build 6:
// ATM_TOP
module ATM_TOP #(parameter  P_WIDTH = 16,
                            B_WIDTH = 20, 
							C_WIDTH = 6)
( 
    input   wire                    clk,
    input   wire                    rst,
	input wire [C_WIDTH-1:0]         card_number,
	input wire                       card_in,
    input wire                      button_0,
    input wire                      button_1,
    input wire                      button_2,
    input wire                      button_3,
    input wire                      button_4,
    input wire                      button_5,
    input wire                      button_6,
    input wire                      button_7,
    input wire                      button_8,
    input wire                      button_9,
    input wire                      enter_button,
    input wire                      cancel_button,
    input wire                      withdraw_button,
    input wire                      deposit_button,
    input wire                      show_balance,
	input wire                      another_service,
  ...
==> flow/config.mk <==
export PLATFORM = sky130hd
export DESIGN_NAME = ATM_TOP
export DESIGN_NICKNAME = ATM_TOP
export VERILOG_FILES = /design/flow/design.v
export SDC_FILE = /design/flow/constraint.sdc
export NUM_CORES = 4
export LEC_CHECK = 0
export ABC_AREA = 1
export CAP_MARGIN = 10
export CORE_MARGIN = 2
export CORE_UTILIZATION = 72
export CTS_CLUSTER_SIZE = 74
export GPL_ROUTABILITY_DRIVEN = 1
export MAX_ROUTING_LAYER = met5
export MIN_ROUTING_LAYER = met1
export PLACE_DENSITY = 0.67
export SETUP_SLACK_MARGIN = -0.18
export SLEW_MARGIN = 20
==> flow/constraint.sdc <==
create_clock -name core_clock -period 3.11 [get_ports {clk}]
set_input_delay 0.6220 -clock core_clock [delete_from_list [all_inputs] [get_ports {clk}]]
set_output_delay 0.6220 -clock core_clock [all_outputs]
set_load 0.01 [all_outputs]
run.sh (not shown) runs the stock make flow with config.mk's settings and CLKGATE_MAP_FILE=.
Build 6 finished every stage; the final checks, however, were not passed, the failures being negative setup slack.
Relative to build 6, the following input files were edited for build 72:
Settings: GPL_ROUTABILITY_DRIVEN no longer set, was 1; CORE_UTILIZATION now 40, was 72; SETUP_SLACK_MARGIN no longer set, was -0.18; CAP_MARGIN now 20, was 10; PLACE_DENSITY no longer set, was 0.67; MAX_ROUTING_LAYER no longer set, was met5; MIN_ROUTING_LAYER no longer set, was met1; CTS_CLUSTER_SIZE no longer set, was 74; ABC_AREA no longer set, was 1; the clock period (ns, I/O delays scaled along) now 6.0, was 3.11.
## What came out
Build 72 closes out successfully: all stages finished, all timing, DRC and antenna checks passed. Measured against build 6, the summed instance area of the synthesized netlist of build 72 comes out at 0.938 times the reference value. Die area: build 72 > build 6. Cmp build 72 vs build 6: routed length per placed instance higher in build 72.
[inputs] build 61 vs build 72
Settings: changing CAP_MARGIN from 20 to 5; changing CORE_UTILIZATION from 40 to 67; setting SETUP_SLACK_MARGIN to -0.35 for the first time; changing the clock period (ns, I/O delays scaled along) from 6.0 to 3.7.
Complete run, failing final checks: build 61, reason negative setup slack. Wire length of the first global-routing pass: build 61 > build 72. Build 72 → build 61: final total power rose by about 70%, count of non-CTS inverters in the layout closely matched the old numbers, number of sequential cells closely matched the old numbers. A worst setup path endpoint of error is what build 61 shows, while operation_done belongs to build 72. NOTE core area build 72->build 61 decreased by more than a quarter.
The inputs of build 60 differ from those of build 61 as listed below.
Settings: CAP_MARGIN: 5 -> 20; SETUP_SLACK_MARGIN: -0.35 -> 1.17; the clock period (ns, I/O delays scaled along): 3.7 -> 4.28.
Results
Build 60 closes out successfully: all stages finished, all timing, DRC and antenna checks passed.
Against build 61, build 60 comes in 6 higher on number of stages on the worst setup path.
Changes observed in build 60 relative to build 61: combinational power dropped about 4%; maximum single-stage delay on the critical path dropped 0.16 ns; setup slack climbed 0.88 ns; switching fraction of total power climbed 0.75 points.
Compared with build 61, in build 60 clock group share of total power moved down, final core utilization went up by 0.98 points, number of iterations in the first detailed-routing pass +2.
Routed wirelength normalized by instance count grows by a few percent when moving from build 61 to build 60.
Input changes introduced in build 89 (baseline for comparison: build 60):
Settings: SETUP_SLACK_MARGIN removed (was 1.17); CORE_UTILIZATION changed from 67 to 40; the clock period (ns, I/O delays scaled along) changed from 4.28 to 5.35.
Build 89 has critical path depth below what build 60 had. Diff build 60 -> build 89: worst hold slack went up by 0.17 ns; sequential share of layout area has increased. Clock buffer count from CTS delta for build 89 relative to build 60: 1 higher. [compare] base=build 60 new=build 89: setup slack has decreased; horizontal die dimension increased 49 µm; wire length of the first global-routing pass rose 1300 µm; final clock period utilization by the worst path went up 7.6 points. Build 89 and build 60 ended up with roughly the same final wirelength. Core utilization: build 89 lower than build 60. Register share of total power in build 89 vs build 60: up 2.0 points.

---

the previous run:
ATM_TOP again, from the RTL that the note above started with.
Settings: LEC_CHECK=0, CAP_MARGIN=20, CORE_MARGIN=2, CORE_UTILIZATION=40, CTS_CLUSTER_SIZE=80, HOLD_SLACK_MARGIN=-0.02, SLEW_MARGIN=20, TNS_END_PERCENT=85; clock period 6.0 ns.
[inputs] the current run vs the previous run
# the previous run
export LEC_CHECK = 0
export CAP_MARGIN = 20
export CORE_MARGIN = 2
export CORE_UTILIZATION = 40
export CTS_CLUSTER_SIZE = 80
export HOLD_SLACK_MARGIN = -0.02
export SLEW_MARGIN = 20
export TNS_END_PERCENT = 85
create_clock -name core_clock -period 6.0 [get_ports {clk}]
# the current run
export LEC_CHECK = 0
export CAP_MARGIN = 20
export CORE_MARGIN = 2
export CORE_UTILIZATION = 61
export SETUP_SLACK_MARGIN = 0.88
export SLEW_MARGIN = 20
create_clock -name core_clock -period 3.96 [get_ports {clk}]
==> comparison <==
- | internal power | the current run vs the previous run | about 60% higher |
- Critical path depth, the current run and the previous run: higher on the current run
- Area added between synthesis and finish | the current run above the previous run
- Cmp the current run and the previous run / die area / lower: the current run
- Design area, the current run and the previous run: larger value in the current run
- The global-route wire length before repair of the current run was superior to that of the previous run.
- When the current run is set beside the previous run, its setup slack on the worst flop-to-flop path turns out to be 1240 ps smaller.
- Run comparison: the previous run critical setup path kind input pin to primary output; the current run critical setup path kind register to register
- Between the current run and the previous run, the difference in met3 demand-to-capacity share in global routing is negligible.

---

ATM_TOP again, from the RTL that the note above started with.
==> flow/design.v (excerpt) <==
module ATM_TOP #(parameter  P_WIDTH = 16,
                            B_WIDTH = 20, 
							C_WIDTH = 6)
( 
    input   wire                    clk,
    input   wire                    rst,
	input wire [C_WIDTH-1:0]         card_number,
	input wire                       card_in,
    input wire                      button_0,
    input wire                      button_1,
    input wire                      button_2,
    input wire                      button_3,
    input wire                      button_4,
    input wire                      button_5,
    input wire                      button_6,
    input wire                      button_7,
    input wire                      button_8,
    input wire                      button_9,
    input wire                      enter_button,
    input wire                      cancel_button,
    input wire                      withdraw_button,
    input wire                      deposit_button,
    input wire                      show_balance,
	input wire                      another_service,
    input wire                      English_button,
    input wire                      Arabic_button,
	input wire                      multiple_100_button,
    input wire                      multiple_1000_button,
    input wire     [B_WIDTH-1:0]     actual_deposit_value,
	input wire [31:0]                threshold,
	output wire	                         card_out,
	output wire  [B_WIDTH-1:0]     updated_balance,  
	output wire                    operation_done, 
	output wire                    error,
	output wire                    wrong_password
	);
make LEC_CHECK=0 ABC_AREA=1 CAP_MARGIN=20 CORE_MARGIN=2 CORE_UTILIZATION=72 CTS_CLUSTER_DIAMETER=196 CTS_CLUSTER_SIZE=15 HOLD_SLACK_MARGIN=0.29 PLACE_DENSITY_LB_ADDON=0.04 SETUP_SLACK_MARGIN=0.85 SLEW_MARGIN=20 finish   # period 2.97 ns
The baseline aborted during 4_1_cts.
Rerun with:
==> flow/config.mk (replaced) <==
export PLATFORM = sky130hd
export DESIGN_NAME = ATM_TOP
export DESIGN_NICKNAME = ATM_TOP
export VERILOG_FILES = /design/flow/design.v
export SDC_FILE = /design/flow/constraint.sdc
export NUM_CORES = 4
export LEC_CHECK = 0
export ABC_AREA = 1
export CAP_MARGIN = 10
export CORE_MARGIN = 2
export CORE_UTILIZATION = 72
export CTS_CLUSTER_SIZE = 74
export GPL_ROUTABILITY_DRIVEN = 1
export HOLD_SLACK_MARGIN = 0.3
export MAX_ROUTING_LAYER = met5
export MIN_ROUTING_LAYER = met1
export PLACE_DENSITY = 0.67
export SETUP_SLACK_MARGIN = -0.18
export SLEW_MARGIN = 20
After rerunning:
- The changed run finished but fails on negative setup slack
- synthesized area is unchanged
- synthesized cell count is unchanged
- die area is unchanged

---

Setup of ember:
Starting RTL as in the previous note.
Design ATM_TOP, start of the top module:
module ATM_TOP #(parameter  P_WIDTH = 16,
                            B_WIDTH = 20, 
							C_WIDTH = 6)
( 
    input   wire                    clk,
    input   wire                    rst,
	input wire [C_WIDTH-1:0]         card_number,
	input wire                       card_in,
    input wire                      button_0,
    input wire                      button_1,
    input wire                      button_2,
    input wire                      button_3,
    input wire                      button_4,
    input wire                      button_5,
    input wire                      button_6,
    input wire                      button_7,
    input wire                      button_8,
    input wire                      button_9,
    input wire                      enter_button,
    input wire                      cancel_button,
    input wire                      withdraw_button,
    input wire                      deposit_button,
    input wire                      show_balance,
	input wire                      another_service,
    input wire                      English_button,
    input wire                      Arabic_button,
	input wire                      multiple_100_button,
    input wire                      multiple_1000_button,
    input wire     [B_WIDTH-1:0]     actual_deposit_value,
	input wire [31:0]                threshold,
	output wire	                         card_out,
	output wire  [B_WIDTH-1:0]     updated_balance,  
	output wire                    operation_done, 
	output wire                    error,
	output wire                    wrong_password
	);
wire  [B_WIDTH-1:0]         entry_value;
wire  [P_WIDTH-1:0]         password; 
wire  [B_WIDTH-1:0]         balance; 
  ...
export LEC_CHECK = 0
export ABC_AREA = 1
export CAP_MARGIN = 5
export CORE_MARGIN = 2
export CORE_UTILIZATION = 72
export CTS_CLUSTER_SIZE = 15
export PLACE_DENSITY = 0.94
export SETUP_SLACK_MARGIN = 1.08
export SLEW_MARGIN = 20
create_clock -name core_clock -period 3.7 [get_ports {clk}]
Flow for ember halted at global routing, error code GRT-0232.
[inputs] pepper vs ember
Settings: SETUP_SLACK_MARGIN no longer set, was 1.08; CAP_MARGIN now 20, was 5; PLACE_DENSITY no longer set, was 0.94; CTS_CLUSTER_DIAMETER now 196, previously not set; CORE_UTILIZATION now 70, was 72; CTS_CLUSTER_SIZE no longer set, was 15; the clock period (ns, I/O delays scaled along) now 2.97, was 3.7.
Findings:
- ember never completed, since it errored out during global routing.
- To summarise pepper: no stage aborted, but the layout did not pass its checks, failing on negative setup slack.
- When pepper is measured against ember, its placed standard-cell area turns out 0.0011 sq mm higher.
- Core footprint in pepper is about 3% above ember.
- NOTE number of CTS-inserted buffers ember->pepper increased by a little under 10%
### pepper -> garnet
Settings: ABC_AREA removed (was 1); CORE_UTILIZATION changed from 70 to 40; CTS_CLUSTER_DIAMETER removed (was 196); the clock period (ns, I/O delays scaled along) changed from 2.97 to 7.66.
## What came out
Summary — share of the cycle needed by the critical path after routing, garnet relative to pepper: lower, by 44 points. garnet against pepper: final HPWL from detailed placement went down 7.8 mm, total length of routed met2 wires went down 28%, combinational-cell power consumption went down 80%, ratio of routed vias to standard cells went down 11%, met2 global-route usage went down 38 points. garnet finished every step from synthesis to the final layout, and the layout passed the timing, DRC and antenna checks.
Power and IR drop assume default switching activity.
